==> design/flow/config.mk <==
export PLATFORM = sky130hd
export DESIGN_NAME = calculator
export DESIGN_NICKNAME = calculator
export VERILOG_FILES = /design/flow/design.v
export SDC_FILE = /design/flow/constraint.sdc
export NUM_CORES = 4
export LEC_CHECK = 0
export ABC_AREA = 1
export CAP_MARGIN = 0
export CORE_MARGIN = 2
export CORE_UTILIZATION = 72
export CTS_CLUSTER_SIZE = 11
export PLACE_DENSITY = 0.42
export SLEW_MARGIN = 20
==> design/flow/constraint.sdc <==
create_clock -name core_clock -period 76.4 [get_ports {clk}]
set_input_delay 15.2800 -clock core_clock [delete_from_list [all_inputs] [get_ports {clk}]]
set_output_delay 15.2800 -clock core_clock [all_outputs]
set_load 0.01 [all_outputs]
==> design/flow/design.v <==
module keypad_encoder_4x4(input [7:0]data,output reg [3:0] encode_data);
  always @(data) begin
    case(data)
      8'h81: encode_data = 4'd0;
      8'h82: encode_data = 4'd1;
      8'h84: encode_data = 4'd2;
      8'h88: encode_data = 4'd3;
      8'h41: encode_data = 4'd4;
      8'h42: encode_data = 4'd5;
      8'h44: encode_data = 4'd6;
      8'h48: encode_data = 4'd7;
      8'h21: encode_data = 4'd8;
      8'h22: encode_data = 4'd9;
      8'h24: encode_data = 4'd10;
      8'h28: encode_data = 4'd11;
      8'h11: encode_data = 4'd12;
      8'h12: encode_data = 4'd13;
      8'h14: encode_data = 4'd14;
      8'h18: encode_data = 4'd15;
      default: encode_data = 4'd0;
  endcase
 end
endmodule
module keypad_scanner #(parameter rows_count=4, 
                        parameter cols_count=4)(input clk, rst, start, input [rows_count-1:0] rows, input ack, 
                                                output reg[cols_count-1:0] cols,output reg[cols_count+rows_count-1:0] data, output reg done);
  typedef enum {scan_rows, detect_row, wait_key_release} States_e;
  States_e state,nextState;
  always_ff @(posedge clk) begin: rst_clk_blk
    if(!rst) begin
      state <= scan_rows;
    end
    else
      state <= nextState;
  end:rst_clk_blk
  always_ff @(posedge clk) begin: Scanning
   if (!rst) begin 
      cols <= '0;
      cols[0] <= 1; 
   end
   else begin
   if(start == 1) begin:start_fsm
    case(state) 
      scan_rows: begin
                     if(rows == 0) begin
                       cols <= {cols[cols_count-2:0],cols[cols_count-1]}; 
                     end
      end
 endcase
   end
  end
  end:Scanning
  always_comb begin
     case(state) 
      scan_rows: begin 
                   data = '0;
                   done = 0;
                 end
      detect_row: begin 
                    if (ack == 0) begin data = {rows,cols};
                                        done = 1;
                                  end
                    else begin data = 0;
                               done = 0;
                  end
                end            
      wait_key_release: begin 
                   data = 0;
                   done = 0;
                 end  
      default: begin 
                   data = 0;
                   done = 0;
                 end  
    endcase
  end
  always_comb begin: state_change
   case(state) 
     scan_rows: begin
                 if(rows != 0 )
                      nextState = detect_row;
                 else
                      nextState = scan_rows;
     end
     detect_row: if(ack == 1) begin
                    nextState = wait_key_release;
                 end
                 else nextState = detect_row;
     wait_key_release: if(rows != 0) nextState = wait_key_release;
                       else          nextState = scan_rows;
     default: nextState = scan_rows;
   endcase
  end:state_change
endmodule
module keypad_controller #(parameter cols_count=4,parameter rows_count=4)(
                           input clk, rst, enable, ack,
                           output [cols_count-1:0] cols,
                           input [rows_count-1:0]rows,
                           output reg [3:0] encode_data,
                           output reg done);
  wire [cols_count+rows_count-1:0] data;
  keypad_scanner kpad_scanner(.clk(clk), .rst(rst), .start(enable), .rows(rows),.cols(cols),.data(data),.ack(ack),.done(done));
  keypad_encoder_4x4 kpad_encode(.data(data),.encode_data(encode_data));
endmodule
module alu #(parameter BCDdigits=2)(           input [3:0]operator,
					       input bit op1_sign,
					       input bit op2_sign,
                                               input [BCDdigits*4-1:0] operand1,operand2,
                                               output reg [BCDdigits*4*2-1:0]result,
                                               output reg sign);
  parameter plus     = 4'd10;
  parameter subtract = 4'd11;
  parameter mul      = 4'd12;
  parameter div      = 4'd13;
  always_comb begin
     sign = 0;
     case(operator) 
        plus: begin
             if(op1_sign == 0 && op2_sign == 0) begin
	     result =  operand1 + operand2;
             sign = 0;
	     end
	     else if(op1_sign == 0 && op2_sign == 1) begin
	     result =  operand1 - operand2;
             sign = 0;
	     end
	     else if(op1_sign == 1 && op2_sign == 0) begin
	       if (operand1 < operand2) begin
	         result =  operand2 - operand1;
                 sign = 0;
	       end
	       else begin
	         result = operand1 - operand2;
	         sign = 1;
	       end
	       end
	     else begin
	     result =  operand1 + operand2;
             sign = 1;
	     end
            end
        subtract: begin
             if(op1_sign == 0 && op2_sign == 0) begin
	      if (operand1 < operand2) begin
               result = operand2 - operand1;
               sign = 1;
             end
             else begin
               result = operand1 - operand2;
               sign = 0;
             end
             end
            else if(op1_sign == 1 && op2_sign == 1) begin
	      if (operand1 < operand2) begin
               result = operand2 - operand1;
               sign = 0;
             end
             else begin
               result = operand1 - operand2;
               sign = 1;
             end
             end
            else if(op1_sign == 0 && op2_sign == 1) begin
	       result = operand1 + operand2;
               sign = 0;
            end
            else begin
	       result = operand1 + operand2;
               sign = 1;
             end
            end
        mul: begin
             if(op1_sign == 0 && op2_sign == 0) begin
	      result =  operand1 * operand2;
              sign = 0;
	     end
	     else if(op1_sign == 0 && op2_sign == 1) begin
	     result =  operand1 * operand2;
             sign = 1;
	     end
	     else if(op1_sign == 1 && op2_sign == 0) begin
	     result =  operand1 * operand2;
             sign = 1;
	     end
	     else begin
	     result =  operand1 * operand2;
             sign = 0;
	     end
            end
        div: begin
               if(operand2 == 0) result = 0;      
               else  begin
             if(op1_sign == 0 && op2_sign == 0) begin
	      result =  operand1 / operand2;
              sign = 0;
	     end
	     else if(op1_sign == 0 && op2_sign == 1) begin
	     result =  operand1 / operand2;
             sign = 1;
	     end
	     else if(op1_sign == 1 && op2_sign == 0) begin
	     result =  operand1 / operand2;
             sign = 1;
	     end
	     else begin
	     result =  operand1 / operand2;
             sign = 0;
	     end
	       end
            end
        default: begin 
	          result = 0;
		  sign = 0;
		 end
      endcase
  end
endmodule
module BCD2binary #(parameter BCDdigits = 4)(input [BCDdigits*4-1:0] bcd,
                                             output reg [BCDdigits*4-1:0] binary);
 always @(bcd)begin
    binary = bcd[15:12]* 10'd1000 + bcd[11:8] * 8'd100 +bcd[7:4] * 8'd10 + bcd[3:0]; 
 end
endmodule
module binary2BCD(input [15:0] binary,
                  output reg [15:0] bcd);
  reg[3:0] digit1,digit2,digit3,digit4;
  integer counter;
  always @(binary) begin
      digit1 = 0;
      digit2 = 0;
      digit3 = 0;
      digit4 = 0;
      counter = 0;
   if(binary <= 16'h270f) begin   
    for (counter = 15; counter >= 0; counter = counter - 1) begin
      if(digit2 >= 5)  digit2 = digit2 + 3;
      if(digit3 >= 5)  digit3 = digit3 + 3;
      if(digit4 >= 5)  digit4 = digit4 + 3;
      digit1 = digit1 << 1;
      digit1[0] = digit2[3];
      digit2 = digit2 << 1;
      digit2[0] = digit3[3];
      digit3 = digit3 << 1;
      digit3[0] = digit4[3];
      digit4 = digit4 << 1;
      digit4[0] = binary[counter];  
    end
   bcd = {digit1,digit2,digit3,digit4};
  end
  else begin
    bcd = {4'h0,4'ha,4'hb,4'hb};
  end
  end
endmodule
`timescale 1 ns / 1 ns
module control_logic #(parameter BCDdigits=2)(input [3:0] data,
                                            input clk, rst, done,
                                            output reg ack,
                                            output reg [BCDdigits*4*2-1:0] display,
                                            output reg sign);
  typedef enum {start, receiveBCDdigits_set1, receiveOperation, receiveBCDdigits_set2, compute_and_continue, ack_BCDdigits_set1, ack_BCDdigits_set2, ack_operation} States_e;
  States_e state,nextState;
  reg [BCDdigits*4-1:0] operand1,operand2;
  reg [3:0] operator;
  reg op1_sign;
  wire [BCDdigits*4*2-1:0] op_bin1,op_bin2;
  wire [BCDdigits*4*2-1:0] op;
  wire op2_sign,alu_sign;
  reg [15:0] alu_op1,alu_op2;    
  reg [31:0] alu_result;
  reg [15:0] condt_result;
  assign condt_result = (alu_result > 32'd9999) ? '1:alu_result[15:0];
  assign op2_sign = '0;
  alu#(.BCDdigits(4)) alu(.operator(operator),.operand1(op_bin1),.operand2(op_bin2),.result(alu_result),.sign(alu_sign),.op1_sign(op1_sign),.op2_sign(op2_sign));  
  BCD2binary bb1(.bcd(alu_op1),.binary(op_bin1));
  BCD2binary bb2(.bcd(alu_op2),.binary(op_bin2));
  binary2BCD b2b(.binary(condt_result),.bcd(op));
  always_ff @(posedge clk) begin: rst_clk_blk
    if(!rst) begin
     state <= start;
    end
    else
      state <= nextState;
  end:rst_clk_blk
 always @(posedge clk) begin:fsm_logic
      case(state)
        start:   begin  ack <= '0;
                   operand1 <= '0;
                   operand2 <= '0;
                   operator <= '0;
                   alu_op1  <= '0;
                   alu_op2  <= '0; 
                   op1_sign <= '0;
                 end
        receiveBCDdigits_set1: begin 
                            ack <= 1;
                            if(data <= 4'd9) begin   
                              operand1 <= {operand1[BCDdigits*4-4-1:0],data};   
                            end
                            sign <= 0;
                           end
        ack_BCDdigits_set1: 
                            begin 
                               ack <= 0;
                               alu_op1 <= operand1;
                               display <= operand1;
                            end
        receiveOperation: begin
                           ack <= 1;
                           operator <= data[3:0];   
                          end
        ack_operation: 
                       begin 
                          ack <= 0;
                       end
        receiveBCDdigits_set2: begin 
                           ack <= 1;
                             operand2 <= {operand2[BCDdigits*4-4-1:0],data};   
                           sign <= 0;
                         end
        ack_BCDdigits_set2: 
                            begin
                              ack <= 0;
			      sign <= 0;
                              display <= operand2;
                              alu_op2 <= operand2;
                            end
        compute_and_continue: begin 
                         ack <= 1;
                         if(data >=4'd9) begin   
                           if(op != 16'habb) alu_op1 <= op;
                           else alu_op1 <= 0;
                           op1_sign <= alu_sign;
                           operand2 <= '0;
                           alu_op2 <= '0;
                           operator <= data[3:0];
                           display <= op; 
			   sign <= alu_sign;
                         end
                   end
        endcase
  end:fsm_logic
  always_comb begin: always_comb_nextstate
    case(state)
         start:           if(done == 1) nextState = receiveBCDdigits_set1;
                          else nextState = start;
        receiveBCDdigits_set1: 
                          if (done == 1) nextState = ack_BCDdigits_set1;
                          else nextState = receiveBCDdigits_set1;
        ack_BCDdigits_set1: 
                         if(done == 1 && data <= 4'd9) 
                           nextState = receiveBCDdigits_set1;
                         else if (done == 1 && data <=4'd13) 
                           nextState = receiveOperation;
                         else if(done ==1)
                           nextState = start;
                         else nextState = ack_BCDdigits_set1;
        receiveOperation:
                          if(done == 1) nextState = ack_operation;
                          else nextState = receiveOperation;
        ack_operation: 
                     if(done==1)
                       nextState = receiveBCDdigits_set2;
                     else nextState = ack_operation;
        receiveBCDdigits_set2:
                          if (done == 1) nextState = ack_BCDdigits_set2;
                          else nextState = receiveBCDdigits_set2;
        ack_BCDdigits_set2:
                         if(done == 1 && data <= 4'd9) 
                           nextState = receiveBCDdigits_set2;
                         else if (done == 1 && data <= 4'd14) 
                           nextState = compute_and_continue;
                         else if(done ==1)
                           nextState = start;
                         else nextState = ack_BCDdigits_set2;
        compute_and_continue: if (data <= 4'd13)
                           nextState = ack_operation;
                         else if (done == 1)
                           nextState = start;
                         else nextState = compute_and_continue;
        default : nextState = start;       
        endcase
  end: always_comb_nextstate
endmodule
module BCD2seg7 (input [3:0] bcd,
                 output reg [7:0]leds);
	always @(bcd)
		case (bcd)      
			4'h0: leds = 8'b0111_1110;
	   		4'h1: leds = 8'b0011_0000;
			4'h2: leds = 8'b0110_1101;
			4'h3: leds = 8'b0111_1001;
			4'h4: leds = 8'b0011_0011;
			4'h5: leds = 8'b0101_1011;
			4'h6: leds = 8'b0101_1111;
			4'h7: leds = 8'b0111_0000;
			4'h8: leds = 8'b0111_1111;
			4'h9: leds = 8'b0111_1011;
			4'ha: leds = 8'b0100_1111;   
			4'hb: leds = 8'b0000_0101;   
			default: leds = 8'b0000_0000;
		endcase
endmodule
module display #(parameter BCDdigits = 2)(input [BCDdigits*4*2-1:0] display_data,
                                          output wire [7:0]seven_seg_data1,seven_seg_data2,seven_seg_data3,seven_seg_data4);
 BCD2seg7 disp1(.bcd(display_data[15:12]),.leds(seven_seg_data1));
 BCD2seg7 disp2(.bcd(display_data[11:8]),.leds(seven_seg_data2));
 BCD2seg7 disp3(.bcd(display_data[7:4]),.leds(seven_seg_data3));
 BCD2seg7 disp4(.bcd(display_data[3:0]),.leds(seven_seg_data4));
endmodule
`timescale 1 ns / 1 ns
module calculator #(parameter BCDdigits = 2,parameter cols_count=4,parameter rows_count=4)(
                                                                                          input clk,rst,start,
                                                                                          output [cols_count-1:0] cols,
                                                                                          input [rows_count-1:0] rows,
                                                                                          output reg [7:0] digit1,digit2,digit3,digit4,
                                                                                          output reg sign);
  wire [BCDdigits*4*2-1:0] display;
  wire [3:0]encode_data;
  wire done,ack;
  keypad_controller kpad_controller(.clk(clk), .rst(rst), .enable(start), .ack(ack),.cols(cols),.rows(rows),.encode_data(encode_data),.done(done));
  control_logic control_logic(.data(encode_data), .clk(clk), .rst(rst), .done(done), .ack(ack), .display(display),.sign(sign));
  display disp(.display_data(display[15:0]),.seven_seg_data1(digit1),.seven_seg_data2(digit2),.seven_seg_data3(digit3),.seven_seg_data4(digit4));
 endmodule
==> design/flow/run.sh <==
#!/bin/bash
# the make line also repeats each setting of config.mk as NAME=value (left out here)
make -C /OpenROAD-flow-scripts/flow DESIGN_CONFIG=/design/flow/config.mk WORK_HOME=/design/flow/orfs CLKGATE_MAP_FILE= finish
==> impl_metrics.py, run 1 <==
# Physical implementation metrics
metrics = {
    "drt": {
        "routed_wirelength_um": 113000,
        "drcViolationCount": 0,
        "antenna_left": 0,
        "route.vias.total": 41700,
        "drt_pass1_iterations": 8,
        "post_drt_wl_per_cell_um": 15.7,
        "antenna_cells": 0,
        "routed_via_density": 5.79,
        "first_iter_violations": 3340,
    },
    "timing": {
        "period_used_pct": 90.9,
        "fin_crit_ns": 69.44,
        "finalMaxSlewViolations": 0,
        "hold_viol_final": 0,
        "worst_clock_skew_ns": 0.00780,
        "slew_headroom_pct": 22.3,
        "worst_slew_pin_slew_ns": 1.16,
        "hold_ws_ns": 0.486,
        "post-route-worst-setup-slack_ns": 6.96,
        "setup_viol": 0,
        "fmax_mhz": 14.4,
    },
    "synthesis": {
        "synthDistinctLibCells": 97,
        "most_common_cell": "nand2_1",
        "top_area_cell": "ha_1",
        "syn_area_per_cell_um2": 6.58,
        "ys_seq_share_pct": 6.45,
        "top_area_share_pct": 15.0,
        "ys_area_mm2": 0.0421,
        "xor_share_pct": 5.67,
        "synth-edff-count": 59,
        "simple_gate_area_share_pct": 42.5,
        "ys_seq_elements": 106,
        "synth_warnings": 8,
        "ys_sh_adder_pct": 20.4,
        "mux_share_pct": 0,
        "synthesis.area_mm2": 0.0421,
        "ys_cells": 6397,
        "compound_area_share_pct": 12.1,
        "ys_top_cells_by_count": "nand2_1, inv_1, nor2_1",
        "ff_type": "edfxtp_1",
        "topCellsByArea": "ha_1, nand2_1, inv_1",
        "synth-async-reset-ratio_pct": 0,
        "netlist_instances": 6397,
        "synthTopLogicFamily": "simple AND/OR/NAND/NOR gates",
    },
    "global_routing": {
        "track_usage_pct": 36.4,
        "grt_antenna_before_repair": 0,
        "grt_overflow_total": 0,
        "grt_pass1_vias": 38600,
        "grt_pass1_wl_um": 184000,
        "grt_max_degree": 36,
    },
    "place": {
        "dp.cells": 7150,
        "dpl_cell_area_mm2": 0.0428,
        "io_buffers": 39,
        "place.gp.congestion": 1.02,
        "pre_cts_ws_ns": 3.72,
        "dpl.hpwl_um": 92100,
    },
    "clock_network": {
        "clk_latency_ns": 0.35,
        "h-tree-depth": 3,
        "cts_tree": "done",
        "root_buffer": "clkbuf_16",
        "clk_pin_slew_ns": 0.08,
        "cts.sinks": 106,
        "cts_inserted_buffers": 9,
        "cts_buffer_depth": 2,
    },
    "setup_path": {
        "critPathArrivalTime_ns": 69.67,
        "timing.critical_path.from": "control_logic.alu_op2[6]",
        "path_depth": 468,
        "r2r_cells": 468,
        "cp_max_fo": 28,
        "rrSetupSlack_ns": 6.96,
        "cp_slowest_cell": "fa_1",
        "path_class": "flop to flop",
        "regToRegStartpoint": "control_logic.alu_op2[6]",
        "start_kind": "flop",
        "critical-path-top-delay-family": "simple AND/OR/NAND/NOR gates",
        "worst_r2r_endpoint": "digit4[3]",
        "critPathMaxStageDelay_ns": 0.49,
        "endpoint_kind": "flop",
        "crit_top_cell": "nand2_1",
        "crit_path_end": "digit4[3]",
        "required_ns": 76.64,
        "cp.buffers_inverters": 80,
    },
    "min_path": {
        "min_to": "kpad_controller.kpad_scanner.state[1]",
        "hold_depth": 2,
        "min_from": "kpad_controller.kpad_scanner.state[2]",
        "min_path_type": "flop to flop",
    },
    "floorplan": {
        "chip_area_mm2": 0.0604,
        "boundaryPins": 44,
        "rows": 88,
        "core_area_mm2": 0.0577,
        "fp-utilization_pct": 72.9,
        "die_y_um": 246,
        "die_width_um": 246,
    },
    "finish": {
        "post-route-util_pct": 75.4,
        "regArea_mm2": 0.00271,
        "combGateArea_mm2": 0.0342,
        "fin_cells": 7207,
        "syn_to_final_growth_pct": 3.48,
        "fillCellCount": 4947,
        "design_area_mm2": 0.0435,
        "num-nets-final": 7063,
    },
    "flow_run": {
        "warnings": 81,
        "cap_violations": 0,
    },
    "outcome": {
        "status": "complete, no violations",
    },
}
stage by stage:
step | TNS [ns]
2_1_floorplan | 0
3_3_place_gp | 0
3_5_place_dp | 0
4_1_cts | 0
5_1_grt | -1.91
6_report | 0
layout make-up:
type / instances / share of cell area, %
multi-input cells: 5074 / 78.5
inverters: 1142 / 10.4
flip-flops and latches: 106 / 6.23
well taps: 765 / 2.20
repair buffers: 104 / 2.06
clock buffers: 9 / 0.517
clock inverters: 7 / 0.138
per-layer routing:
layer / GRT usage [%] / share of wire [%] / up-vias
met5: 0 / 0 / -
met4: 13.3 / 3.9 / 0
met3: 3.32 / 7.4 / 309
met2: 62.9 / 47 / 1555
met1: 47.1 / 42 / 19000
li1: - / - / 20900
what timing repair did:
action | 4_1_cts | 5_1_grt
setup endpoints to repair | 0 | 60
setup buffers | 0 | 37
hold buffers | 0 | 0
gates resized | 0 | 33
==> run 2: changes to the inputs <==
- CAP_MARGIN: 0 -> 5
- CORE_ASPECT_RATIO: default -> 0.5
- CORE_UTILIZATION: 72 -> 71
- CTS_CLUSTER_DIAMETER: default -> 260
- CTS_CLUSTER_SIZE: 11 -> 17
- PLACE_DENSITY: 0.42 -> default
- SLEW_MARGIN: 20 -> 25
- clock period: 76.4 -> 54.1 ns (I/O delays scaled with it)
==> run 2 against run 1 <==
The run now fails in global routing. Synthesized area stayed put. Synthesized cell count unchanged. Die area is 1.6% higher.
==> impl_metrics.py, run 2 <==
# Generated from Yosys and OpenROAD reports
metrics = {
    "outcome": {
        "status": "did not finish",
        "haltStage": "global routing",
        "stop_error": "[ERROR GRT-0232] Routing congestion too high. Check the congestion heatmap in the GUI.",
    },
    "clock_network": {
        "h-tree-depth": 3,
        "hold_buffers": 0,
        "cts.sinks": 106,
        "cts_buffer_depth": 2,
        "cts_inserted_buffers": 9,
        "root_buffer": "clkbuf_16",
    },
    "synthesis": {
        "synth-edff-count": 59,
        "synthesis.area_mm2": 0.0421,
        "ff_type": "edfxtp_1",
        "netlist_instances": 6397,
        "synth-async-reset-ratio_pct": 0,
        "ys_seq_elements": 106,
        "xor_share_pct": 5.67,
        "ys_top_cells_by_count": "nand2_1, inv_1, nor2_1",
        "ys_cells": 6397,
        "ys_sh_adder_pct": 20.4,
        "mux_share_pct": 0,
        "ys_area_mm2": 0.0421,
        "top_area_share_pct": 15.0,
        "synth_warnings": 8,
        "simple_gate_area_share_pct": 42.5,
        "compound_area_share_pct": 12.1,
        "synthTopLogicFamily": "simple AND/OR/NAND/NOR gates",
        "syn_area_per_cell_um2": 6.58,
        "ys_seq_share_pct": 6.45,
        "most_common_cell": "nand2_1",
        "synthDistinctLibCells": 97,
        "top_area_cell": "ha_1",
        "topCellsByArea": "ha_1, nand2_1, inv_1",
    },
    "floorplan": {
        "die_y_um": 176,
        "core_area_mm2": 0.0589,
        "die_width_um": 348,
        "fp-utilization_pct": 71.4,
        "boundaryPins": 44,
        "chip_area_mm2": 0.0613,
        "rows": 63,
    },
    "place": {
        "io_buffers": 39,
        "pre_cts_ws_ns": -2.96,
        "dpl.hpwl_um": 103000,
        "place.gp.congestion": 1.05,
        "dp.cells": 7530,
    },
    "global_routing": {
        "track_usage_pct": 75.1,
        "grt_overflow_total": 1,
    },
}
[run 2: metrics by stage]
| stage | setup TNS, ns | cell area [µm²] |
|---|---|---|
| 2_1_floorplan | -197.27 | 43800 |
| 3_3_place_gp | -3.17 | 47100 |
| 3_5_place_dp | -123.57 | 47100 |
| 4_1_cts | 0 | 50300 |
[run 2: metal layers]
metal / GRT overflow / track usage [%]
met5: 0 / 37.5
met1: 0 / 73.6
met2: 0 / 93.6
met3: 0 / 60.3
met4: 1 / 73.2
[run 2: repair_timing]
item                                    CTS
cloned                                    5
endpoints found under the setup margin   59
pin swaps                               199
buffers inserted                        285
resized                                 150
hold endpoints to repair                  0
==> run 3: changes to the inputs <==
- CAP_MARGIN: 5 -> 20
- CORE_ASPECT_RATIO: 0.5 -> default
- CORE_UTILIZATION: 71 -> 61
- CTS_CLUSTER_DIAMETER: 260 -> 224
- CTS_CLUSTER_SIZE: 17 -> default
- MAX_ROUTING_LAYER: default -> met4
- SLEW_MARGIN: 25 -> 20
- TNS_END_PERCENT: default -> 35
- clock period: 54.1 -> 48.3 ns (I/O delays scaled with it)
==> run 3 against run 2 <==
The flow again stops in global routing. Die area rose by 16%. Synthesized area unchanged. Synthesized cell count stayed put.
==> impl_metrics.py, run 3 <==
# Generated from Yosys and OpenROAD reports
metrics = {
    "outcome": {
        "status": "did not finish",
        "haltStage": "global routing",
        "stop_error": "[ERROR GRT-0232] Routing congestion too high. Check the congestion heatmap in the GUI.",
    },
    "synthesis": {
        "synth-edff-count": 59,
        "netlist_instances": 6397,
        "ys_area_mm2": 0.0421,
        "synthDistinctLibCells": 97,
        "syn_area_per_cell_um2": 6.58,
        "ys_top_cells_by_count": "nand2_1, inv_1, nor2_1",
        "ys_seq_share_pct": 6.45,
        "ff_type": "edfxtp_1",
        "compound_area_share_pct": 12.1,
        "most_common_cell": "nand2_1",
        "simple_gate_area_share_pct": 42.5,
        "topCellsByArea": "ha_1, nand2_1, inv_1",
        "ys_seq_elements": 106,
        "synthesis.area_mm2": 0.0421,
        "ys_sh_adder_pct": 20.4,
        "xor_share_pct": 5.67,
        "top_area_cell": "ha_1",
        "synth-async-reset-ratio_pct": 0,
        "top_area_share_pct": 15.0,
        "mux_share_pct": 0,
        "synth_warnings": 8,
        "ys_cells": 6397,
        "synthTopLogicFamily": "simple AND/OR/NAND/NOR gates",
    },
    "clock_network": {
        "cts_inserted_buffers": 9,
        "hold_buffers": 0,
        "h-tree-depth": 3,
        "cts_buffer_depth": 2,
        "cts.sinks": 106,
        "root_buffer": "clkbuf_16",
    },
    "place": {
        "place.gp.congestion": 1.01,
        "dpl.hpwl_um": 119000,
        "io_buffers": 39,
        "dpl_cell_area_mm2": 0.0575,
    },
    "floorplan": {
        "die_width_um": 267,
        "die_y_um": 267,
        "chip_area_mm2": 0.0711,
        "boundaryPins": 44,
        "core_area_mm2": 0.0685,
        "fp-utilization_pct": 61.4,
        "rows": 96,
    },
    "global_routing": {
        "grt_overflow_total": 1356,
        "track_usage_pct": 90.7,
    },
}
## run 3: stage by stage
step | setup slack (ns) | utilization, % | cells
after floorplan | -10.68 | - | 6417
after global placement | -5.27 | 84.0 | 9047
after detailed placement | -8.14 | 84.0 | 9047
after CTS | -4.72 | 93.2 | 9642
## run 3: timing repair
| item | 4_1_cts |
|---|---|
| gates cloned | 8 |
| buffers inserted | 577 |
| gates resized | 401 |
| endpoints found under the setup margin | 60 |
| pin swaps | 369 |
## run 3: layer usage
metal / GRT overflow / global-route usage, %
met5: - / -
met3: 91 / 79.0
met2: 817 / 103
met1: 104 / 87.1
met4: 344 / 93.4
==> run 4: changes to the inputs <==
- ABC_AREA: 1 -> default
- CORE_UTILIZATION: 61 -> 58
- CTS_CLUSTER_DIAMETER: 224 -> default
- MAX_ROUTING_LAYER: met4 -> default
- clock period: 48.3 -> 71.2 ns (I/O delays scaled with it)
==> run 4 against run 3 <==
Now fails the layout checks on setup timing. Synthesized cell count fell by 24%. Die area fell by 8.5%. Synthesized area fell by 13%.
==> impl_metrics.py, run 4 <==
# Physical implementation metrics
metrics = {
    "floorplan": {
        "core_area_mm2": 0.0627,
        "die_y_um": 255,
        "die_width_um": 255,
        "chip_area_mm2": 0.0650,
        "rows": 92,
        "boundaryPins": 44,
        "fp-utilization_pct": 58.3,
    },
    "drt": {
        "drcViolationCount": 0,
        "top_layer": "met4",
        "antenna_left": 0,
        "post_drt_wl_per_cell_um": 19.5,
        "drt_pass1_iterations": 6,
        "route.vias.total": 41300,
        "drt-met1-wl_um": 52900,
        "antenna_cells": 0,
        "routed_via_density": 6.35,
        "dr_wl_met3_um": 9040,
        "first_iter_violations": 3588,
        "met2WireLength_um": 59000,
        "routed_wirelength_um": 127000,
    },
    "timing": {
        "worst_slew_pin_slew_ns": 1.11,
        "fin_crit_ns": 73.75,
        "worst_clock_skew_ns": 0.00992,
        "slew_headroom_pct": 25.9,
        "fmax_mhz": 13.6,
        "post-route-worst-setup-slack_ns": -2.55,
        "period_used_pct": 104,
        "rsz0062_at_grt": "yes",
        "hold_viol_final": 0,
        "finalMaxSlewViolations": 0,
        "setup_viol": 55,
    },
    "clock_network": {
        "clk_pin_slew_ns": 0.07,
        "root_buffer": "clkbuf_16",
        "cts_inserted_buffers": 9,
        "h-tree-depth": 3,
        "clk_latency_ns": 0.34,
        "cts_tree": "done",
        "cts.sinks": 106,
        "hold_buffers": 0,
        "cts_buffer_depth": 2,
    },
    "synthesis": {
        "compound_area_share_pct": 28.6,
        "most_common_cell": "ha_1",
        "syn_area_per_cell_um2": 7.48,
        "synth_warnings": 8,
        "ff_type": "edfxtp_1",
        "ys_cells": 4883,
        "ys_seq_share_pct": 7.42,
        "top_area_share_pct": 17.3,
        "synth-edff-count": 59,
        "ys_seq_elements": 106,
        "synthesis.area_mm2": 0.0365,
        "synthDistinctLibCells": 150,
        "top_area_cell": "ha_1",
        "ys_top_cells_by_count": "ha_1, nor2_1, nand2_1",
        "ys_sh_adder_pct": 23.6,
        "netlist_instances": 4883,
        "ys_area_mm2": 0.0365,
        "topCellsByArea": "ha_1, fa_1, nor2_1",
        "synth-async-reset-ratio_pct": 0,
        "mux_share_pct": 4.10,
        "synthTopLogicFamily": "AND-OR/OR-AND gates",
        "xor_share_pct": 5.24,
        "simple_gate_area_share_pct": 25.5,
    },
    "setup_path": {
        "timing.critical_path.from": "control_logic.alu_op2[4]",
        "rrSetupSlack_ns": -2.55,
        "critical-path-top-delay-family": "AND-OR/OR-AND gates",
        "cp_slowest_cell": "or4b_4",
        "cp.buffers_inverters": 76,
        "crit_top_cell": "o21a_1",
        "critPathMaxStageDelay_ns": 0.66,
        "crit_path_end": "digit4[6]",
        "path_class": "flop to flop",
        "path_depth": 430,
        "start_kind": "flop",
        "regToRegStartpoint": "control_logic.alu_op2[4]",
        "required_ns": 71.48,
        "cp_max_fo": 7,
        "endpoint_kind": "flop",
        "worst_r2r_endpoint": "digit4[6]",
        "r2r_cells": 430,
        "critPathArrivalTime_ns": 74.03,
    },
    "global_routing": {
        "grt_pass1_vias": 38500,
        "track_usage_pct": 36.1,
        "grt_max_degree": 41,
        "grt_pass1_wl_um": 194000,
        "grt_overflow_total": 0,
        "grt_antenna_before_repair": 0,
    },
    "min_path": {
        "min_to": "control_logic.state[7]",
        "min_from": "control_logic.state[7]",
        "min_path_type": "flop to flop",
        "hold_depth": 2,
    },
    "outcome": {
        "status": "finished with violations",
        "failed_checks": "setup timing",
    },
    "place": {
        "pre_cts_ws_ns": -2.15,
        "dpl.hpwl_um": 92000,
        "io_buffers": 39,
        "dpl_cell_area_mm2": 0.0420,
        "place.gp.congestion": 0.970,
    },
    "finish": {
        "num-nets-final": 6271,
        "post-route-util_pct": 75.0,
        "syn_to_final_growth_pct": 28.7,
        "design_area_mm2": 0.0470,
    },
    "flow_run": {
        "warnings": 84,
        "cap_violations": 0,
    },
}
## run 4: metal layers
layer,GRT usage (%),vias to the layer above
li1,-,19600
met1,47.0,19400
met2,61.1,1794
met3,4.18,416
met4,13.9,0
met5,0,-
## run 4: cell type report
type / count / area [µm²]
Clock buffer: 10 / 233
Clock inverter: 6 / 48.8
Fill cell: 4838 / 15700
Inverter: 364 / 1380
Multi-Input combinational cell: 4282 / 34800
Sequential cell: 106 / 2710
Tap cell: 846 / 1060
Timing Repair Buffer: 882 / 6800
## run 4: metrics by stage
stage	std cells	hold slack [ns]	setup TNS (ns)
floorplan	4903	0.461	-288.73
global placement	6062	0.494	-2.14
detailed placement	6062	0.494	-74.97
CTS	6349	0.516	-0.669
global route	6496	0.543	-287.36
finish	6496	0.515	-84.08
## run 4: what timing repair did
item                                   4_1_cts  5_1_grt
setup endpoints to repair                   56       60
buffers inserted                           271      148
pin swaps                                  151      246
gates cloned                                 0        0
resized                                     81      233
endpoints found under the hold margin        0        0
==> run 5: changes to the inputs <==
- ABC_AREA: default -> 1
- CORE_ASPECT_RATIO: default -> 0.5
- CORE_UTILIZATION: 58 -> 60
- CTS_CLUSTER_SIZE: default -> 98
- TNS_END_PERCENT: 35 -> default
- clock period: 71.2 -> 50.8 ns (I/O delays scaled with it)
==> run 5 against run 4 <==
The flow now stops in clock tree synthesis. Synthesized cell count rose by 31%. Synthesized area grew 15%. Die area grew 11%.
==> impl_metrics.py, run 5 <==
# Generated from Yosys and OpenROAD reports
metrics = {
    "outcome": {
        "status": "did not finish",
        "haltStage": "clock tree synthesis",
        "stop_error": "[ERROR DPL-0033] detailed placement checks failed during check placement.",
    },
    "synthesis": {
        "synthesis.area_mm2": 0.0421,
        "ys_area_mm2": 0.0421,
        "ys_top_cells_by_count": "nand2_1, inv_1, nor2_1",
        "compound_area_share_pct": 12.1,
        "ys_cells": 6397,
        "mux_share_pct": 0,
        "ys_seq_share_pct": 6.45,
        "synthTopLogicFamily": "simple AND/OR/NAND/NOR gates",
        "synth-edff-count": 59,
        "ys_sh_adder_pct": 20.4,
        "top_area_cell": "ha_1",
        "synthDistinctLibCells": 97,
        "most_common_cell": "nand2_1",
        "ff_type": "edfxtp_1",
        "simple_gate_area_share_pct": 42.5,
        "netlist_instances": 6397,
        "topCellsByArea": "ha_1, nand2_1, inv_1",
        "synth-async-reset-ratio_pct": 0,
        "ys_seq_elements": 106,
        "top_area_share_pct": 15.0,
        "synth_warnings": 8,
        "xor_share_pct": 5.67,
        "syn_area_per_cell_um2": 6.58,
    },
    "floorplan": {
        "rows": 68,
        "chip_area_mm2": 0.0724,
        "die_y_um": 191,
        "fp-utilization_pct": 60.8,
        "boundaryPins": 44,
        "core_area_mm2": 0.0692,
        "die_width_um": 378,
    },
    "place": {
        "place.gp.congestion": 1.02,
        "dpl_cell_area_mm2": 0.0580,
        "io_buffers": 39,
        "pre_cts_ws_ns": -7.10,
        "dp.cells": 9101,
        "dpl.hpwl_um": 123000,
    },
}
run 5: per-stage QoR:
step / util, % / hold WS (ns)
floorplan: - / 0.444
global placement: 83.8 / 0.457
detailed placement: 83.8 / 0.490
==> run 6: changes to the inputs <==
- ABC_AREA: 1 -> default
- CELL_PAD_IN_SITES_DETAIL_PLACEMENT: default -> 1
- CELL_PAD_IN_SITES_GLOBAL_PLACEMENT: default -> 3
- CORE_ASPECT_RATIO: 0.5 -> 0.53
- CORE_MARGIN: 2 -> 7
- CORE_UTILIZATION: 60 -> 40
- CTS_CLUSTER_SIZE: 98 -> default
- GPL_ROUTABILITY_DRIVEN: default -> 0
- SETUP_SLACK_MARGIN: default -> 5.0
- SLEW_MARGIN: 20 -> 15
- clock period: 50.8 -> 58.0 ns (I/O delays scaled with it)
==> run 6 against run 5 <==
The run fails in global routing. Synthesized area decreased by 13%. Die area increased by 39%. Synthesized cell count decreased by 24%.
==> impl_metrics.py, run 6 <==
# Generated from Yosys and OpenROAD reports
metrics = {
    "floorplan": {
        "rows": 80,
        "boundaryPins": 44,
        "core_area_mm2": 0.0902,
        "chip_area_mm2": 0.100,
        "die_width_um": 429,
        "die_y_um": 234,
        "fp-utilization_pct": 40.5,
    },
    "synthesis": {
        "ys_seq_share_pct": 7.42,
        "netlist_instances": 4883,
        "most_common_cell": "ha_1",
        "ys_top_cells_by_count": "ha_1, nor2_1, nand2_1",
        "synthesis.area_mm2": 0.0365,
        "synth_warnings": 8,
        "mux_share_pct": 4.10,
        "ff_type": "edfxtp_1",
        "ys_cells": 4883,
        "ys_area_mm2": 0.0365,
        "synthDistinctLibCells": 150,
        "top_area_cell": "ha_1",
        "synthTopLogicFamily": "AND-OR/OR-AND gates",
        "syn_area_per_cell_um2": 7.48,
        "simple_gate_area_share_pct": 25.5,
        "xor_share_pct": 5.24,
        "synth-edff-count": 59,
        "topCellsByArea": "ha_1, fa_1, nor2_1",
        "ys_sh_adder_pct": 23.6,
        "ys_seq_elements": 106,
        "top_area_share_pct": 17.3,
        "synth-async-reset-ratio_pct": 0,
        "compound_area_share_pct": 28.6,
    },
    "clock_network": {
        "hold_buffers": 0,
        "cts_buffer_depth": 2,
        "root_buffer": "clkbuf_16",
        "cts.sinks": 106,
        "h-tree-depth": 3,
        "cts_inserted_buffers": 9,
    },
    "outcome": {
        "status": "did not finish",
        "haltStage": "global routing",
    },
    "place": {
        "io_buffers": 39,
        "pre_cts_ws_ns": -18.73,
        "dpl.hpwl_um": 153000,
    },
}
## run 6: through the flow
stage | utilization (%) | std cells | instance area, µm²
after floorplan | - | 4903 | 38700
after global placement | 59.1 | 7838 | 53300
after detailed placement | 59.1 | 7838 | 53300
after CTS | 64.3 | 8246 | 58000
## run 6: repair_timing
action | CTS
gates resized | 327
buffers inserted | 392
pin swaps | 294
endpoints found under the setup margin | 60
hold endpoints to repair | 0
==> run 7: changes to the inputs <==
- ABC_AREA: default -> 0
- CAP_MARGIN: 20 -> 35
- CELL_PAD_IN_SITES_DETAIL_PLACEMENT: 1 -> default
- CELL_PAD_IN_SITES_GLOBAL_PLACEMENT: 3 -> default
- CORE_ASPECT_RATIO: 0.53 -> 1.14
- CORE_MARGIN: 7 -> 2
- CORE_UTILIZATION: 40 -> 50
- CTS_CLUSTER_SIZE: default -> 32
- GPL_ROUTABILITY_DRIVEN: 0 -> default
- PLACE_DENSITY: default -> 0.66
- SETUP_SLACK_MARGIN: 5.0 -> default
- SLEW_MARGIN: 15 -> 25
- clock period: 58.0 -> 94.6 ns (I/O delays scaled with it)
==> run 7 against run 6 <==
The run now finishes clean. Synthesized area stayed put. Die area is 25% lower. Synthesized cell count stayed put.
==> impl_metrics.py, run 7 <==
# Physical implementation metrics
metrics = {
    "finish": {
        "design_area_mm2": 0.0389,
        "syn_to_final_growth_pct": 6.38,
        "num-nets-final": 5527,
    },
    "global_routing": {
        "grt_overflow_total": 0,
        "track_usage_pct": 28.4,
        "grt_max_degree": 43,
        "grt_pass1_vias": 34500,
        "grt_antenna_before_repair": 0,
        "grt_pass1_wl_um": 179000,
    },
    "timing": {
        "setup_viol": 0,
        "slew_headroom_pct": 36.1,
        "worst_slew_pin_slew_ns": 0.946,
        "post-route-worst-setup-slack_ns": 6.81,
        "worst_clock_skew_ns": 0.0116,
        "hold_viol_final": 0,
        "fin_crit_ns": 87.79,
        "finalMaxSlewViolations": 0,
        "fmax_mhz": 11.4,
        "period_used_pct": 92.8,
    },
    "drt": {
        "drt_pass1_iterations": 6,
        "first_iter_violations": 2794,
        "post_drt_wl_per_cell_um": 19.0,
        "route.vias.total": 37000,
        "drcViolationCount": 0,
        "routed_via_density": 6.31,
        "antenna_left": 0,
        "antenna_cells": 0,
        "routed_wirelength_um": 112000,
    },
    "floorplan": {
        "die_width_um": 257,
        "rows": 105,
        "fp-utilization_pct": 50.7,
        "boundaryPins": 44,
        "core_area_mm2": 0.0721,
        "chip_area_mm2": 0.0753,
        "die_y_um": 293,
    },
    "place": {
        "dpl.hpwl_um": 89600,
        "io_buffers": 39,
        "place.gp.congestion": 1.03,
        "pre_cts_ws_ns": -0.224,
        "dpl_cell_area_mm2": 0.0380,
    },
    "setup_path": {
        "required_ns": 94.90,
        "r2r_cells": 407,
        "cp_slowest_cell": "or4b_4",
        "timing.critical_path.from": "control_logic.alu_op2[6]",
        "crit_top_cell": "o21a_1",
        "critical-path-top-delay-family": "AND-OR/OR-AND gates",
        "worst_r2r_endpoint": "digit4[3]",
        "regToRegStartpoint": "control_logic.alu_op2[6]",
        "start_kind": "flop",
        "crit_path_end": "digit4[3]",
        "critPathArrivalTime_ns": 88.09,
        "critPathMaxStageDelay_ns": 0.67,
        "cp.buffers_inverters": 23,
        "rrSetupSlack_ns": 6.81,
        "path_class": "flop to flop",
        "endpoint_kind": "flop",
        "cp_max_fo": 19,
        "path_depth": 407,
    },
    "synthesis": {
        "ys_top_cells_by_count": "ha_1, nor2_1, nand2_1",
        "xor_share_pct": 5.24,
        "ys_sh_adder_pct": 23.6,
        "synthTopLogicFamily": "AND-OR/OR-AND gates",
        "most_common_cell": "ha_1",
        "synth-edff-count": 59,
        "synthesis.area_mm2": 0.0365,
        "netlist_instances": 4883,
        "synth-async-reset-ratio_pct": 0,
        "mux_share_pct": 4.10,
        "ff_type": "edfxtp_1",
        "top_area_share_pct": 17.3,
        "topCellsByArea": "ha_1, fa_1, nor2_1",
        "ys_seq_share_pct": 7.42,
        "ys_seq_elements": 106,
        "synthDistinctLibCells": 150,
        "synth_warnings": 8,
        "ys_cells": 4883,
        "top_area_cell": "ha_1",
        "simple_gate_area_share_pct": 25.5,
        "syn_area_per_cell_um2": 7.48,
        "compound_area_share_pct": 28.6,
        "ys_area_mm2": 0.0365,
    },
    "clock_network": {
        "clk_latency_ns": 0.36,
        "cts_buffer_depth": 2,
        "clk_pin_slew_ns": 0.08,
        "cts_inserted_buffers": 9,
        "root_buffer": "clkbuf_16",
        "cts.sinks": 106,
        "hold_buffers": 0,
        "cts_tree": "done",
        "h-tree-depth": 3,
    },
    "min_path": {
        "hold_depth": 2,
        "min_from": "control_logic.state[7]",
        "min_to": "control_logic.state[7]",
        "min_path_type": "flop to flop",
    },
    "outcome": {
        "status": "complete, no violations",
    },
    "flow_run": {
        "warnings": 79,
        "cap_violations": 0,
    },
}
-- run 7: per-stage QoR --
stage | util (%) | hold slack (ns) | cells | TNS [ns]
6_report | 53.9 | 0.511 | 5869 | 0
5_1_grt | 53.9 | 0.542 | 5869 | -1.57
4_1_cts | 53.1 | 0.507 | 5824 | 0
3_5_place_dp | 52.6 | 0.495 | 5808 | -1.13
3_3_place_gp | 52.6 | 0.499 | 5803 | 0
2_1_floorplan | - | 0.461 | 4903 | 0
-- run 7: cell type report --
| type | instances | area [µm²] |
|---|---|---|
| Fill cell | 7045 | 33200 |
| Inverter | 364 | 1370 |
| Multi-Input combinational cell | 4284 | 32200 |
| Timing Repair Buffer | 136 | 1100 |
| Clock inverter | 7 | 105 |
| Clock buffer | 9 | 225 |
| Tap cell | 963 | 1200 |
| Sequential cell | 106 | 2710 |
-- run 7: what timing repair did --
| action | in CTS | in global routing |
|---|---|---|
| endpoints found under the setup margin | 14 | 60 |
| gates resized | 2 | 62 |
| setup buffers | 0 | 37 |
| gates cloned | 0 | 2 |
| pin swaps | 0 | 12 |
-- run 7: routing by layer --
| metal | global-route usage (%) | vias to the layer above | part of all wire (%) |
|---|---|---|---|
| met5 | 0 | - | 0 |
| met2 | 48.7 | 1239 | 46 |
| met1 | 37.7 | 17400 | 44 |
| met3 | 2.58 | 217 | 5.9 |
| li1 | - | 18200 | - |
| met4 | 8.91 | 0 | 3.4 |
==> run 8: changes to the inputs <==
- ABC_AREA: 0 -> default
- CAP_MARGIN: 35 -> 20
- CELL_PAD_IN_SITES_DETAIL_PLACEMENT: default -> 1
- CORE_ASPECT_RATIO: 1.14 -> default
- CORE_MARGIN: 2 -> 10
- CORE_UTILIZATION: 50 -> 48
- CTS_CLUSTER_SIZE: 32 -> default
- GPL_TIMING_DRIVEN: default -> 0
- PLACE_DENSITY: 0.66 -> default
- PLACE_DENSITY_LB_ADDON: default -> 0.24
- SETUP_SLACK_MARGIN: default -> 5.0
- SLEW_MARGIN: 25 -> 20
- clock period: 94.6 -> 84.6 ns (I/O delays scaled with it)
==> run 8 against run 7 <==
The flow now stops in global routing. Synthesized cell count stayed put. Die area is 16% higher. Synthesized area stayed put.
==> impl_metrics.py, run 8 <==
# Generated from Yosys and OpenROAD reports
metrics = {
    "outcome": {
        "haltStage": "global routing",
        "stop_error": "[ERROR GRT-0232] Routing congestion too high. Check the congestion heatmap in the GUI.",
        "status": "did not finish",
    },
    "floorplan": {
        "core_area_mm2": 0.0757,
        "chip_area_mm2": 0.0876,
        "fp-utilization_pct": 48.3,
        "die_width_um": 296,
        "boundaryPins": 44,
        "die_y_um": 296,
        "rows": 101,
    },
    "clock_network": {
        "cts_buffer_depth": 2,
        "hold_buffers": 0,
        "cts.sinks": 106,
        "root_buffer": "clkbuf_16",
        "h-tree-depth": 3,
        "cts_inserted_buffers": 9,
    },
    "synthesis": {
        "synth-async-reset-ratio_pct": 0,
        "top_area_cell": "ha_1",
        "synthDistinctLibCells": 150,
        "ys_cells": 4883,
        "ys_seq_elements": 106,
        "ys_sh_adder_pct": 23.6,
        "compound_area_share_pct": 28.6,
        "netlist_instances": 4883,
        "ys_seq_share_pct": 7.42,
        "most_common_cell": "ha_1",
        "ff_type": "edfxtp_1",
        "synth-edff-count": 59,
        "mux_share_pct": 4.10,
        "syn_area_per_cell_um2": 7.48,
        "xor_share_pct": 5.24,
        "synth_warnings": 8,
        "synthesis.area_mm2": 0.0365,
        "ys_top_cells_by_count": "ha_1, nor2_1, nand2_1",
        "simple_gate_area_share_pct": 25.5,
        "ys_area_mm2": 0.0365,
        "top_area_share_pct": 17.3,
        "synthTopLogicFamily": "AND-OR/OR-AND gates",
        "topCellsByArea": "ha_1, fa_1, nor2_1",
    },
    "global_routing": {
        "track_usage_pct": 90.5,
        "grt_overflow_total": 2271,
    },
    "place": {
        "dpl.hpwl_um": 100000,
        "place.gp.congestion": 0.942,
        "io_buffers": 38,
    },
}
-- run 8: metrics by stage --
| stage | worst slack, ns | instance area, µm² | cells |
|---|---|---|---|
| 4_1_cts | 4.93 | 44200 | 6375 |
| 3_3_place_gp | -6.92 | 38800 | 5919 |
| 2_1_floorplan | 5.00 | 37200 | 4903 |
| 3_5_place_dp | -9.82 | 38900 | 5925 |
-- run 8: what timing repair did --
action / in CTS
setup buffers: 432
pin swaps: 278
gates resized: 390
cloned: 2
endpoints found under the hold margin: 0
setup endpoints to repair: 60
-- run 8: routing by layer --
layer  GRT overflow  global-route usage (%)
met5             11                    65.4
met3             98                    82.4
met1            128                    86.0
met2           1451                     103
met4            583                    94.4
==> run 9: changes to the inputs <==
- ABC_AREA: default -> 1
- CELL_PAD_IN_SITES_GLOBAL_PLACEMENT: default -> 3
- CORE_ASPECT_RATIO: default -> 1.54
- CORE_MARGIN: 10 -> 4
- CORE_UTILIZATION: 48 -> 62
- CTS_CLUSTER_DIAMETER: default -> 118
- GPL_ROUTABILITY_DRIVEN: default -> 1
- PLACE_DENSITY_LB_ADDON: 0.24 -> 0.02
- SETUP_SLACK_MARGIN: 5.0 -> default
- SLEW_MARGIN: 20 -> 15
- TNS_END_PERCENT: default -> 35
- clock period: 84.6 -> 94.9 ns (I/O delays scaled with it)
==> run 9 against run 8 <==
The run fails in global placement without I/O. Die area shrank 18%. Synthesized area grew 15%. Synthesized cell count grew 31%.
==> impl_metrics.py, run 9 <==
# Generated from Yosys and OpenROAD reports
metrics = {
    "floorplan": {
        "chip_area_mm2": 0.0722,
        "rows": 118,
        "die_y_um": 331,
        "die_width_um": 218,
        "core_area_mm2": 0.0672,
        "fp-utilization_pct": 62.6,
    },
    "synthesis": {
        "synthesis.area_mm2": 0.0421,
        "ys_seq_share_pct": 6.45,
        "netlist_instances": 6397,
        "ys_cells": 6397,
        "xor_share_pct": 5.67,
        "most_common_cell": "nand2_1",
        "synthTopLogicFamily": "simple AND/OR/NAND/NOR gates",
        "synth-async-reset-ratio_pct": 0,
        "ff_type": "edfxtp_1",
        "compound_area_share_pct": 12.1,
        "synthDistinctLibCells": 97,
        "mux_share_pct": 0,
        "ys_area_mm2": 0.0421,
        "syn_area_per_cell_um2": 6.58,
        "top_area_cell": "ha_1",
        "simple_gate_area_share_pct": 42.5,
        "ys_seq_elements": 106,
        "synth-edff-count": 59,
        "topCellsByArea": "ha_1, nand2_1, inv_1",
        "ys_top_cells_by_count": "nand2_1, inv_1, nor2_1",
        "top_area_share_pct": 15.0,
        "synth_warnings": 8,
        "ys_sh_adder_pct": 20.4,
    },
    "outcome": {
        "haltStage": "global placement without I/O",
        "status": "did not finish",
        "stop_error": "[ERROR FLW-0024] Place density exceeds 1.0 (current PLACE_DENSITY_LB_ADDON =  0.02). Please check if the value of  PLACE_DENSITY_LB_ADDON is between 0 and 0.99.",
    },
}
==> run 10: changes to the inputs <==
- CELL_PAD_IN_SITES_DETAIL_PLACEMENT: 1 -> default
- CELL_PAD_IN_SITES_GLOBAL_PLACEMENT: 3 -> 1
- CORE_ASPECT_RATIO: 1.54 -> 1.5
- CORE_MARGIN: 4 -> 2
- CORE_UTILIZATION: 62 -> 30
- CTS_CLUSTER_DIAMETER: 118 -> 235
- CTS_CLUSTER_SIZE: default -> 63
- GPL_TIMING_DRIVEN: 0 -> default
- MAX_ROUTING_LAYER: default -> met4
- PLACE_DENSITY_LB_ADDON: 0.02 -> 0.18
- SETUP_SLACK_MARGIN: default -> -2.0
- TNS_END_PERCENT: 35 -> 10
- clock period: 94.9 -> 140.0 ns (I/O delays scaled with it)
==> run 10 against run 9 <==
Synthesized cell count stayed put. The run now finishes clean. Die area is 99% higher. Synthesized area stayed put.
==> impl_metrics.py, run 10 <==
# Physical implementation metrics
metrics = {
    "floorplan": {
        "rows": 168,
        "die_width_um": 310,
        "boundaryPins": 44,
        "fp-utilization_pct": 30.2,
        "core_area_mm2": 0.139,
        "die_y_um": 463,
        "chip_area_mm2": 0.143,
    },
    "place": {
        "dpl_cell_area_mm2": 0.0443,
        "dpl.hpwl_um": 122000,
        "io_buffers": 39,
        "place.gp.congestion": 0.919,
    },
    "setup_path": {
        "start_kind": "flop",
        "path_depth": 457,
        "endpoint_kind": "flop",
        "cp.buffers_inverters": 75,
        "critPathArrivalTime_ns": 75.35,
        "path_class": "flop to flop",
        "regToRegStartpoint": "control_logic.alu_op2[6]",
        "crit_top_cell": "nand2_1",
        "worst_r2r_endpoint": "digit4[3]",
        "cp_slowest_cell": "nor2_1",
        "critical-path-top-delay-family": "simple AND/OR/NAND/NOR gates",
        "cp_max_fo": 35,
        "r2r_cells": 457,
        "rrSetupSlack_ns": 64.89,
        "crit_path_end": "digit4[3]",
        "required_ns": 140.24,
        "timing.critical_path.from": "control_logic.alu_op2[6]",
        "critPathMaxStageDelay_ns": 0.63,
    },
    "min_path": {
        "min_from": "kpad_controller.kpad_scanner.state[1]",
        "min_path_type": "flop to flop",
        "min_to": "kpad_controller.kpad_scanner.state[1]",
        "hold_depth": 2,
    },
    "finish": {
        "num-nets-final": 7043,
        "post-route-util_pct": 32.0,
        "syn_to_final_growth_pct": 6.07,
        "design_area_mm2": 0.0446,
    },
    "drt": {
        "first_iter_violations": 1717,
        "drt_pass1_iterations": 5,
        "routed_via_density": 4.82,
        "routed_wirelength_um": 143000,
        "antenna_left": 0,
        "drcViolationCount": 0,
        "antenna_cells": 0,
        "route.vias.total": 40000,
        "post_drt_wl_per_cell_um": 17.2,
    },
    "global_routing": {
        "grt_max_degree": 36,
        "grt_pass1_wl_um": 224000,
        "grt_antenna_before_repair": 1,
        "grt_pass1_vias": 40500,
        "grt_overflow_total": 0,
        "track_usage_pct": 20.2,
    },
    "clock_network": {
        "clk_latency_ns": 0.36,
        "cts_tree": "done",
        "h-tree-depth": 3,
        "cts_buffer_depth": 2,
        "cts_inserted_buffers": 9,
        "hold_buffers": 0,
        "clk_pin_slew_ns": 0.07,
        "cts_post_setup_buffers_inserted": 0,
        "cts_resized": 0,
        "root_buffer": "clkbuf_16",
        "cts.sinks": 106,
    },
    "synthesis": {
        "syn_area_per_cell_um2": 6.58,
        "compound_area_share_pct": 12.1,
        "mux_share_pct": 0,
        "most_common_cell": "nand2_1",
        "ys_top_cells_by_count": "nand2_1, inv_1, nor2_1",
        "top_area_cell": "ha_1",
        "synthDistinctLibCells": 97,
        "topCellsByArea": "ha_1, nand2_1, inv_1",
        "netlist_instances": 6397,
        "ff_type": "edfxtp_1",
        "xor_share_pct": 5.67,
        "top_area_share_pct": 15.0,
        "ys_seq_elements": 106,
        "ys_cells": 6397,
        "ys_seq_share_pct": 6.45,
        "synth-async-reset-ratio_pct": 0,
        "ys_sh_adder_pct": 20.4,
        "simple_gate_area_share_pct": 42.5,
        "ys_area_mm2": 0.0421,
        "synth_warnings": 8,
        "synthesis.area_mm2": 0.0421,
        "synthTopLogicFamily": "simple AND/OR/NAND/NOR gates",
        "synth-edff-count": 59,
    },
    "timing": {
        "fin_crit_ns": 75.11,
        "period_used_pct": 53.7,
        "slew_headroom_pct": 34.7,
        "hold_viol_final": 0,
        "rsz0062_at_grt": "no",
        "worst_clock_skew_ns": 0.0148,
        "worst_slew_pin_slew_ns": 0.968,
        "hold_ws_ns": 0.470,
        "final.setup.tns_ns": 0,
        "finalMaxSlewViolations": 0,
        "fmax_mhz": 13.3,
        "setup_viol": 0,
    },
    "outcome": {
        "status": "complete, no violations",
    },
    "flow_run": {
        "warnings": 79,
        "cap_violations": 0,
    },
}
-- run 10: per-layer routing --
metal | up-vias | wire (µm) | GRT usage (%)
met5 | - | 0 | -
met4 | 0 | 6100 | 7.24
met3 | 190 | 1850 | 0.632
met2 | 453 | 78400 | 39.5
met1 | 18500 | 56200 | 21.3
li1 | 20800 | - | -
-- run 10: layout make-up --
class / instances / area, µm²
Fill cell: 15600 / 94700
Timing Repair Buffer: 88 / 756
Inverter: 1142 / 4490
Tap cell: 1870 / 2340
Clock inverter: 6 / 41.3
Clock buffer: 10 / 239
Sequential cell: 106 / 2710
Multi-Input combinational cell: 5070 / 34000
-- run 10: through the flow --
step                worst slack [ns]  std cells
floorplan                      75.32       6417
global placement               66.26       8274
detailed placement             64.76       8276
CTS                            64.53       8292
global route                   56.03       8292
finish                         64.89       8292
==> run 11: changes to the inputs <==
- ABC_AREA: 1 -> 0
- CAP_MARGIN: 20 -> 35
- CELL_PAD_IN_SITES_GLOBAL_PLACEMENT: 1 -> default
- CORE_ASPECT_RATIO: 1.5 -> 1.14
- CORE_UTILIZATION: 30 -> 50
- CTS_CLUSTER_DIAMETER: 235 -> default
- CTS_CLUSTER_SIZE: 63 -> 89
- GPL_ROUTABILITY_DRIVEN: 1 -> default
- HOLD_SLACK_MARGIN: default -> -0.09
- MAX_ROUTING_LAYER: met4 -> default
- PLACE_DENSITY: default -> 0.66
- PLACE_DENSITY_LB_ADDON: 0.18 -> default
- SETUP_SLACK_MARGIN: -2.0 -> default
- SLEW_MARGIN: 15 -> 25
- TNS_END_PERCENT: 10 -> default
- clock period: 140.0 -> 86.2 ns (I/O delays scaled with it)
==> run 11 against run 10 <==
Count of clock-buffer cells in the layout rose by 1. Sequential share of layout area increased by 0.71 points. Worst hold slack improved by 0.040 ns. Non-clock buffer count up 138. Critical path type unchanged. Cell count shrank 28%. Synthesized cell count down 24%. Via count down 5.2%. Critical endpoint is now control_logic.alu_op1[0]. Critical path depth down 51. Die area decreased by 47%. Still clean on timing, DRC and antenna.
==> impl_metrics.py, run 11 <==
# Physical implementation metrics
metrics = {
    "outcome": {
        "status": "complete, no violations",
    },
    "timing": {
        "fin_crit_ns": 81.53,
        "period_used_pct": 94.6,
        "fmax_mhz": 12.3,
        "post-route-worst-setup-slack_ns": 4.67,
        "worst_clock_skew_ns": 0.0136,
        "final.setup.tns_ns": 0,
        "worst_slew_pin_slew_ns": 1.04,
        "hold_viol_final": 0,
        "hold_ws_ns": 0.510,
        "finalMaxSlewViolations": 0,
        "setup_viol": 0,
        "slew_headroom_pct": 30.5,
    },
    "clock_network": {
        "clk_latency_ns": 0.35,
        "hold_buffers": 0,
        "cts_inserted_buffers": 9,
        "cts_buffer_depth": 2,
        "root_buffer": "clkbuf_16",
        "clk_pin_slew_ns": 0.07,
        "cts.sinks": 106,
        "h-tree-depth": 3,
        "cts_tree": "done",
    },
    "setup_path": {
        "cp_max_fo": 20,
        "critPathArrivalTime_ns": 81.62,
        "rrSetupSlack_ns": 4.67,
        "path_class": "flop to flop",
        "crit_path_end": "control_logic.alu_op1[0]",
        "critical-path-top-delay-family": "AND-OR/OR-AND gates",
        "required_ns": 86.29,
        "r2r_cells": 406,
        "worst_r2r_endpoint": "control_logic.alu_op1[0]",
        "cp_slowest_cell": "or4_4",
        "critPathMaxStageDelay_ns": 0.64,
        "path_depth": 406,
        "endpoint_kind": "flop",
        "regToRegStartpoint": "control_logic.alu_op2[4]",
        "cp.buffers_inverters": 34,
        "start_kind": "flop",
        "crit_top_cell": "o21a_1",
        "timing.critical_path.from": "control_logic.alu_op2[4]",
    },
    "floorplan": {
        "core_area_mm2": 0.0721,
        "rows": 105,
        "die_y_um": 293,
        "fp-utilization_pct": 50.7,
        "chip_area_mm2": 0.0753,
        "boundaryPins": 44,
        "die_width_um": 257,
    },
    "synthesis": {
        "ff_type": "edfxtp_1",
        "topCellsByArea": "ha_1, fa_1, nor2_1",
        "ys_top_cells_by_count": "ha_1, nor2_1, nand2_1",
        "synth-edff-count": 59,
        "top_area_cell": "ha_1",
        "mux_share_pct": 4.10,
        "synthesis.area_mm2": 0.0365,
        "ys_cells": 4883,
        "simple_gate_area_share_pct": 25.5,
        "xor_share_pct": 5.24,
        "synthDistinctLibCells": 150,
        "ys_seq_share_pct": 7.42,
        "ys_sh_adder_pct": 23.6,
        "netlist_instances": 4883,
        "ys_area_mm2": 0.0365,
        "synth-async-reset-ratio_pct": 0,
        "top_area_share_pct": 17.3,
        "synthTopLogicFamily": "AND-OR/OR-AND gates",
        "syn_area_per_cell_um2": 7.48,
        "most_common_cell": "ha_1",
        "synth_warnings": 8,
        "compound_area_share_pct": 28.6,
        "ys_seq_elements": 106,
    },
    "global_routing": {
        "grt_max_degree": 39,
        "grt_pass1_wl_um": 187000,
        "grt_overflow_total": 0,
        "grt_pass1_vias": 35600,
        "track_usage_pct": 30.0,
        "grt_antenna_before_repair": 2,
    },
    "place": {
        "place.gp.congestion": 0.998,
        "dpl.hpwl_um": 94900,
        "dpl_cell_area_mm2": 0.0384,
        "pre_cts_ws_ns": -1.17,
        "dp.cells": 5866,
        "io_buffers": 39,
    },
    "drt": {
        "first_iter_violations": 2892,
        "route.vias.total": 37900,
        "routed_via_density": 6.36,
        "drt_pass1_iterations": 6,
        "routed_wirelength_um": 119000,
        "drcViolationCount": 0,
        "post_drt_wl_per_cell_um": 19.9,
        "antenna_left": 0,
    },
    "finish": {
        "num-nets-final": 5617,
        "syn_to_final_growth_pct": 9.37,
        "fin_cells": 5960,
        "fillCellCount": 6946,
        "design_area_mm2": 0.0400,
    },
    "min_path": {
        "hold_depth": 2,
        "min_to": "control_logic.state[7]",
        "min_from": "control_logic.state[7]",
        "min_path_type": "flop to flop",
    },
    "flow_run": {
        "warnings": 79,
        "cap_violations": 0,
    },
}
-- run 11: area by class of cell --
| cell class | count | area [µm²] | area share (%) |
|---|---|---|---|
| timing repair buffer | 226 | 1830 | 4.57 |
| antenna | 2 | 5.00 | 0.0125 |
| inverter | 364 | 1370 | 3.42 |
| tap | 963 | 1200 | 3.01 |
| clock buffer | 11 | 264 | 0.661 |
| sequential | 106 | 2710 | 6.79 |
| multi-input combinational | 4284 | 32600 | 81.5 |
| clock inverter | 4 | 28.8 | 0.0720 |
-- run 11: what timing repair did --
action	CTS	global route
buffers inserted	3	69
setup endpoints to repair	40	60
pin swaps	2	36
gates cloned	0	3
gates resized	12	148
-- run 11: through the flow --
stage | utilization, %
CTS | 53.8
global placement | 53.2
detailed placement | 53.3
global route | 55.4
floorplan | -
finish | 55.4
-- run 11: layer usage --
metal	track usage (%)	part of all wire, %
met5	0	0.019
met1	37.0	41
met3	3.50	5.9
met2	53.0	48
met4	12.1	4.4
